==> v38: inputs <==
## my_chip
module my_chip (
    input logic [11:0] io_in,  
    output logic [11:0] io_out,  
    input logic clock,
    input logic reset  
);
    logic [7:0] data_in;
    logic enter, sw;
    logic rst;
    logic [1:0] operation;
    logic [4:0] data_out;
    logic finish, error;
    logic [3:0] index;
    Synchronizer sync1(.async(io_in[0]), .clock(clock), .sync(data_in[0]));
    Synchronizer sync2(.async(io_in[1]), .clock(clock), .sync(data_in[1]));
    Synchronizer sync3(.async(io_in[2]), .clock(clock), .sync(data_in[2]));
    Synchronizer sync4(.async(io_in[3]), .clock(clock), .sync(data_in[3]));
    Synchronizer sync5(.async(io_in[4]), .clock(clock), .sync(data_in[4]));
    Synchronizer sync6(.async(io_in[5]), .clock(clock), .sync(data_in[5]));
    Synchronizer sync7(.async(io_in[6]), .clock(clock), .sync(data_in[6]));
    Synchronizer sync8(.async(io_in[7]), .clock(clock), .sync(data_in[7]));
    Synchronizer sync9(.async(io_in[8]), .clock(clock), .sync(enter));
    Synchronizer sync10(.async(io_in[9]), .clock(clock), .sync(sw));
    Synchronizer sync11(.async(io_in[10]), .clock(clock), .sync(operation[0]));
    Synchronizer sync12(.async(io_in[11]), .clock(clock), .sync(operation[1]));
    Synchronizer sync13(.async(reset), .clock(clock), .sync(rst));
    assign io_out[4:0] = data_out[4:0];
    assign io_out[5] = finish;
    assign io_out[6] = error;
    assign io_out[10:7] = index[3:0];
    assign io_out[11] = 1'b0;
    Matrix_Calculator matrix_calculator(.data_in(data_in),
                                        .enter(enter),
                                        .sw(sw),
                                        .operation(operation), 
                                        .clk(clock), 
                                        .rst(rst), 
                                        .data_out(data_out), 
                                        .finish(finish), 
                                        .error(error), 
                                        .index(index));
endmodule
clock: 4.28 ns
lec_check: 0
abc_area: 1
cap_margin: 20
core_margin: 2
core_utilization: 72
cts_cluster_size: 30
gpl_routability_driven: 0
gpl_timing_driven: 1
hold_slack_margin: 0.28
max_routing_layer: met5
place_density_lb_addon: 0.19
setup_slack_margin: 0.89
slew_margin: 20
tns_end_percent: 35
run.sh (not shown) runs the stock make flow with config.mk's settings and CLKGATE_MAP_FILE=.
==> inputs of v29, as changes to v38 <==
- CTS_CLUSTER_SIZE: 30 -> 100
- HOLD_SLACK_MARGIN: 0.28 -> -0.09
- SETUP_SLACK_MARGIN: 0.89 -> 0.76
==> flow/constraint.sdc (replaced) <==
create_clock -name core_clock -period 3.89 [get_ports {clock}]
set_input_delay 0.7780 -clock core_clock [delete_from_list [all_inputs] [get_ports {clock}]]
set_output_delay 0.7780 -clock core_clock [all_outputs]
set_load 0.01 [all_outputs]
==> inputs of v14, as changes to v38 <==
- ABC_AREA: 1 -> not set
- CTS_CLUSTER_SIZE: 30 -> 21
- HOLD_SLACK_MARGIN: 0.28 -> 0.29
- PLACE_DENSITY_LB_ADDON: 0.19 -> 0.13
- SETUP_SLACK_MARGIN: 0.89 -> 2.65
- TNS_END_PERCENT: 35 -> 100
==> flow/constraint.sdc (replaced) <==
create_clock -name core_clock -period 9.26 [get_ports {clock}]
set_input_delay 1.8520 -clock core_clock [delete_from_list [all_inputs] [get_ports {clock}]]
set_output_delay 1.8520 -clock core_clock [all_outputs]
set_load 0.01 [all_outputs]
==> summary of the runs <==
Against v14, the synthesized area of v38 is larger by about 5%.
Against v29, the setup slack of v38 is lower by 0.050 ns.
Against v14, the global-route usage of v29 is higher by 3.2 points.
Total power: v29 > v38 > v14.
In v38 the core utilization is higher than in v14, by 3.8 points.
Cell area is about the same in v29 and v38.
The highest via count belongs to v38, the lowest to v14.
Final cell count: v14 < v29 < v38.
Sequential power: v14 < v38 < v29.
Between v14 and v29, the lower die size is in v14 (gap 5.0%, measured against v29).
Register-to-register slack: v14 > v29 > v38.
==> figures <==
| item | v29 | v38 | v14 |
|---|---|---|---|
| Sequential logic power | 5.40 mW | 4.91 mW | 2.21 mW |
| Worst Reg-to-Reg Cells | 15 | 14 | 14 |
| Sum of met2 wire segment lengths after detailed routing | 37.6 mm | 38.0 mm | 32.2 mm |
| Fraction of standard cell area in multi-input logic | 49.4% | 49.3% | 51.3% |
| Result of the run | finished clean | finished clean | finished clean |
| Maximum fanout along the worst path | 33 | 17 | 24 |
| Startpoint of the most critical hold path | sync7.tmp1 | sync10.tmp1 | sync9.tmp1 |
| Multi-input gate count | 2632 | 2632 | 2324 |
| Arr. time, crit path | 4.15 ns | 4.59 ns | 4.35 ns |
| Clock share of power | 46.5% | 47.9% | 48.2% |
| Clk cell area share | 5.70% | 6.01% | 6.39% |
| Slowest library cell on the worst path | fa_1 | o21ai_0 | ha_1 |
| Part of the total power dissipated in sequential elements | 49.3% | 47.9% | 49.7% |
| Worst setup margin | 0.253 ns | 0.203 ns | 3.05 ns |
| Adder and majority cell fraction of the synthesized area | 11.0% | 11.0% | 11.6% |
| Simple logic cell fraction of the synthesized area | 23.4% | 23.4% | 20.7% |
| Clk Latency, worst-skew pair | 0.62 ns | 0.63 ns | 0.61 ns |
| Antenna violations before repair | 1 | 0 | 2 |
| Number of nets in the layout | 3910 | 3915 | 3225 |
| Average detailed-routed wire length per instance | 19.8 um | 20.4 um | 19.6 um |
| RR Endpoint | matrix_calculator.mul_logic.layer_1_reg.Q[23] | matrix_calculator.mul_logic.layer_1_reg.Q[22] | matrix_calculator.mul_logic.layer_1_reg.Q[31] |
| Number of instances in the placed design | 4054 | 4048 | 3416 |
| Worst Tran Pin Value | 1.05 ns | 1.26 ns | 1.13 ns |


==> 02-11 <==
Starting RTL as in the previous note.
Settings: LEC_CHECK=0, ABC_AREA=1, CAP_MARGIN=0, CORE_MARGIN=2, CORE_UTILIZATION=72, CTS_CLUSTER_DIAMETER=319, CTS_CLUSTER_SIZE=14, HOLD_SLACK_MARGIN=0.3, PLACE_DENSITY_LB_ADDON=0.15, SETUP_SLACK_MARGIN=1.11, SLEW_MARGIN=20; clock period 3.91 ns.
==> 05-23 (differences from 02-11) <==
- CAP_MARGIN: 0 -> 20
- CTS_CLUSTER_DIAMETER: 319 -> not set
- CTS_CLUSTER_SIZE: 14 -> not set
- HOLD_SLACK_MARGIN: 0.3 -> not set
- PLACE_DENSITY: not set -> 0.42
- PLACE_DENSITY_LB_ADDON: 0.15 -> not set
- SETUP_SLACK_MARGIN: 1.11 -> 0.8
==> flow/constraint.sdc (replaced) <==
create_clock -name core_clock -period 4.57 [get_ports {clock}]
set_input_delay 0.9140 -clock core_clock [delete_from_list [all_inputs] [get_ports {clock}]]
set_output_delay 0.9140 -clock core_clock [all_outputs]
set_load 0.01 [all_outputs]
==> 05-05 (differences from 02-11) <==
- ABC_AREA: 1 -> not set
- CAP_MARGIN: 0 -> 20
- CORE_UTILIZATION: 72 -> 66
- CTS_CLUSTER_DIAMETER: 319 -> not set
- CTS_CLUSTER_SIZE: 14 -> not set
- HOLD_SLACK_MARGIN: 0.3 -> not set
- PLACE_DENSITY_LB_ADDON: 0.15 -> not set
- SETUP_SLACK_MARGIN: 1.11 -> not set
==> flow/constraint.sdc (replaced) <==
create_clock -name core_clock -period 6.86 [get_ports {clock}]
set_input_delay 1.3720 -clock core_clock [delete_from_list [all_inputs] [get_ports {clock}]]
set_output_delay 1.3720 -clock core_clock [all_outputs]
set_load 0.01 [all_outputs]
==> out/metrics.json <==
{
  "run_status": "no timing/DRC/antenna violations",
  "timing.reg2reg.worst_path_depth": 18,
  "design.final.nets": 3883,
  "instances_no_fill": 4177,
  "crit-reg2reg-launch": "matrix_calculator.mul_logic.fsm.cur_state[10]",
  "cellInternalPower_uw": 7060,
  "crit_path_cell_trace": "ha_4, inv_1, nor2_4, ha_4, nand2_1, o21ai_1, nor2_1, nand2_1, nor2_1, nand3_1, clkdlybuf4s50_1",
  "place_ws_ns": 0.675,
  "synthAoiAreaFrac_pct": 16.9,
  "power.share.combinational_pct": 4.0,
  "hold_path.startpoint": "sync9.tmp1",
  "met3_usage_pct": 6.54,
  "max_freq_mhz": 259,
  "clock_tree_cell_share_of_total_cell_area_pct": 5.78,
  "yosysSeqAreaShare_pct": 38.0,
  "area.share.combinational_pct": 49.3
}
That was 05-23.
==> out/metrics.json <==
{
  "run_status": "no timing/DRC/antenna violations",
  "timing.reg2reg.worst_path_depth": 14,
  "met3_usage_pct": 4.93,
  "rsz_0062_raised_after_global_routing": "false",
  "crit_path_cell_trace": "clkinv_1, ha_1, nor4_1, o311ai_0, a211oi_1, a222oi_1, o2111ai_1, clkdlybuf4s50_1",
  "max_freq_mhz": 176,
  "insertion_delay_ns": 0.60,
  "synthAoiAreaFrac_pct": 19.2,
  "hold_path.startpoint": "sync13.tmp1",
  "cellInternalPower_uw": 4620,
  "design.final.nets": 3227,
  "clock_tree_cell_share_of_total_cell_area_pct": 6.17,
  "area.share.combinational_pct": 51.2,
  "floorplan.initialDensity_pct": 67.2,
  "instances_no_fill": 3566,
  "grt_antenna_before_repair": 0,
  "yosysSeqAreaShare_pct": 40.1,
  "power.share.combinational_pct": 2.2,
  "buf_share_pct": 2.04
}
That was 05-05.
==> out/metrics.json <==
{
  "cellInternalPower_uw": 7350,
  "yosysSeqAreaShare_pct": 38.0,
  "crit_path_cell_trace": "nor2_4, inv_8, a221oi_4, buf_4, buf_4, nor2_1, ha_1, ha_1, ha_2, fa_2, nand2_1, nand2_1, a21oi_2, xnor2_1, o21ai_1, inv_1",
  "met3_usage_pct": 7.70,
  "timing.reg2reg.worst_path_depth": 16,
  "run_status": "no timing/DRC/antenna violations",
  "area.share.combinational_pct": 50.3,
  "hold_path.startpoint": "sync1.tmp1",
  "design.final.nets": 3932,
  "place_ws_ns": 0.255,
  "power.share.combinational_pct": 5.3,
  "instances_no_fill": 4191
}
That was 02-11.


==> inputs of run a <==
Starting RTL as in the previous note.
Settings: LEC_CHECK=0, CAP_MARGIN=20, CORE_MARGIN=2, CORE_UTILIZATION=68, CTS_CLUSTER_SIZE=30, GPL_ROUTABILITY_DRIVEN=0, GPL_TIMING_DRIVEN=1, HOLD_SLACK_MARGIN=0.28, MAX_ROUTING_LAYER=met5, PLACE_DENSITY_LB_ADDON=0.19, SETUP_SLACK_MARGIN=0.76, SLEW_MARGIN=20, TNS_END_PERCENT=35; clock period 5.99 ns.
==> run b (differences from run a) <==
==> flow/config.mk (replaced) <==
export PLATFORM = sky130hd
export DESIGN_NAME = my_chip
export DESIGN_NICKNAME = my_chip
export VERILOG_FILES = /design/flow/design.v
export SDC_FILE = /design/flow/constraint.sdc
export NUM_CORES = 4
export LEC_CHECK = 0
export CAP_MARGIN = 0
export CORE_MARGIN = 2
export CORE_UTILIZATION = 72
export CTS_CLUSTER_DIAMETER = 51
export CTS_CLUSTER_SIZE = 37
export PLACE_DENSITY = 0.67
export SLEW_MARGIN = 20
==> flow/constraint.sdc (replaced) <==
create_clock -name core_clock -period 9.03 [get_ports {clock}]
set_input_delay 1.8060 -clock core_clock [delete_from_list [all_inputs] [get_ports {clock}]]
set_output_delay 1.8060 -clock core_clock [all_outputs]
set_load 0.01 [all_outputs]
==> run c (differences from run a) <==
--- a/flow/config.mk
+++ b/flow/config.mk
@@ -5,10 +5,12 @@
 export SDC_FILE = /design/flow/constraint.sdc
 export NUM_CORES = 4
 export LEC_CHECK = 0
+export ABC_AREA = 1
 export CAP_MARGIN = 20
 export CORE_MARGIN = 2
-export CORE_UTILIZATION = 68
-export CTS_CLUSTER_SIZE = 30
+export CORE_UTILIZATION = 72
+export CTS_CLUSTER_DIAMETER = 209
+export CTS_CLUSTER_SIZE = 14
 export GPL_ROUTABILITY_DRIVEN = 0
 export GPL_TIMING_DRIVEN = 1
 export HOLD_SLACK_MARGIN = 0.28
==> flow/constraint.sdc (replaced) <==
create_clock -name core_clock -period 3.81 [get_ports {clock}]
set_input_delay 0.7620 -clock core_clock [delete_from_list [all_inputs] [get_ports {clock}]]
set_output_delay 0.7620 -clock core_clock [all_outputs]
set_load 0.01 [all_outputs]
==> run d (differences from run a) <==
==> flow/config.mk (replaced) <==
export PLATFORM = sky130hd
export DESIGN_NAME = my_chip
export DESIGN_NICKNAME = my_chip
export VERILOG_FILES = /design/flow/design.v
export SDC_FILE = /design/flow/constraint.sdc
export NUM_CORES = 4
export LEC_CHECK = 0
export ABC_AREA = 1
export CAP_MARGIN = 20
export CORE_MARGIN = 2
export CORE_UTILIZATION = 72
export CTS_CLUSTER_DIAMETER = 203
export CTS_CLUSTER_SIZE = 14
export GPL_ROUTABILITY_DRIVEN = 0
export PLACE_DENSITY_LB_ADDON = 0.02
export SETUP_SLACK_MARGIN = 0.52
export SLEW_MARGIN = 20
==> flow/constraint.sdc (replaced) <==
create_clock -name core_clock -period 3.81 [get_ports {clock}]
set_input_delay 0.7620 -clock core_clock [delete_from_list [all_inputs] [get_ports {clock}]]
set_output_delay 0.7620 -clock core_clock [all_outputs]
set_load 0.01 [all_outputs]
==> comparison table <==
item                                                         run b               run c                run d               run a
Relative max-transition margin                               28.6%               15.4%                29.2%               26.4%
Number of setup violations in the final report                   0                   2                    0                   0
Min-Delay Endpoint                              sync8.sync$_DFF_P_  sync1.sync$_DFF_P_  sync12.sync$_DFF_P_  sync4.sync$_DFF_P_
Worst R2R Path Depth                                            15                  13                   19                  15
Via Count                                                    22185               26125                25789               22233
Detailed Route Iter0 Violations                               2072                2948                 3070                2329
Tally of clock buffers in the finished layout                   48                  43                   43                  72
Min-delay src                                   sync8.tmp1$_DFF_P_  sync1.tmp1$_DFF_P_  sync12.tmp1$_DFF_P_  sync4.tmp1$_DFF_P_
Detailed-routed wire length on met3                   4390 microns        8420 microns         7500 microns        4940 microns
Status                                              finished clean     failed layout checks  finished clean      finished clean
Violated checks                                                  -        setup timing                    -                   -
Area of the core region                                34600 sq um         36600 sq um          36600 sq um         36700 sq um
Synthesis-to-layout area growth                              6.02%               10.9%                10.7%               8.05%
Areal power density over the cells                     157 nW/um^2         336 nW/um^2          333 nW/um^2         255 nW/um^2
Tapcell count                                                  455                 468                  468                 468
Worst vdd rail ir drop                                    0.267 mV            0.443 mV             0.418 mV            0.256 mV


==> job 7981 <==
Starting RTL as in the previous note.
Settings: LEC_CHECK=0, ABC_AREA=1, CAP_MARGIN=20, CORE_MARGIN=2, CORE_UTILIZATION=71, PLACE_DENSITY_LB_ADDON=0.12, SETUP_SLACK_MARGIN=0.65, SLEW_MARGIN=20; clock period 5.86 ns.
==> job 1752: changes against job 7981 <==
- ABC_AREA: 1 -> not set
- CTS_CLUSTER_SIZE: not set -> 58
- PLACE_DENSITY: not set -> 0.67
- PLACE_DENSITY_LB_ADDON: 0.12 -> not set
- SETUP_SLACK_MARGIN: 0.65 -> not set
==> flow/constraint.sdc (replaced) <==
create_clock -name core_clock -period 8.33 [get_ports {clock}]
set_input_delay 1.6660 -clock core_clock [delete_from_list [all_inputs] [get_ports {clock}]]
set_output_delay 1.6660 -clock core_clock [all_outputs]
set_load 0.01 [all_outputs]
==> comparison <==
Job 1752 went through all stages and came out clean. Job 7981 finished with timing, DRC and antenna clean.
Of job 7981 and job 1752, job 7981 has the higher synthesized cell count (gap 19%, measured against job 1752).
Between job 1752 and job 7981, the lower critical path depth is in job 1752 (gap 1).
Of job 1752 and job 7981, job 7981 has the higher final area (gap about 4.6%, measured against job 7981).
Of job 1752 and job 7981, job 7981 has the higher via count (gap 10%, measured against job 7981).
Register-to-register slack: job 1752 is better than job 7981 (2.2 ns).
Power: job 7981 is larger than job 1752 (about 50%).
==> figures <==
| quantity | job 1752 | job 7981 |
|---|---|---|
| Run status | no timing/DRC/antenna violations | no timing/DRC/antenna violations |
| Length of routed wiring on met1 | 26.90 mm | 27.64 mm |
| FF-to-FF End | matrix_calculator.mul_logic.layer_1_2_reg.Q[23] | matrix_calculator.mul_logic.layer_1_2_reg.Q[6] |
| Final weighted congestion of routability-driven global placement | 0.9239 | 0.9506 |
| Number of warnings the tools reported | 40 | 36 |
| Overall die area | 37350 µm² | 39290 µm² |
| Sequential share of power | 50.2% | 48.7% |
| Complex-gate fraction of the synthesized area | 19.15% | 16.86% |
| Grt met3 use | 3.748% | 5.553% |
| Critical path's largest stage delay | 0.82 ns | 0.88 ns |
| Iteration-0 DRC count of the detailed router | 1804 | 2300 |
| AND/OR/NAND/NOR Cells, Area Fraction | 20.67% | 23.35% |
| Fp util | 71.85% | 71.61% |
| Via count | 21849 | 24288 |
Power is estimated from default activity; no workload was simulated.
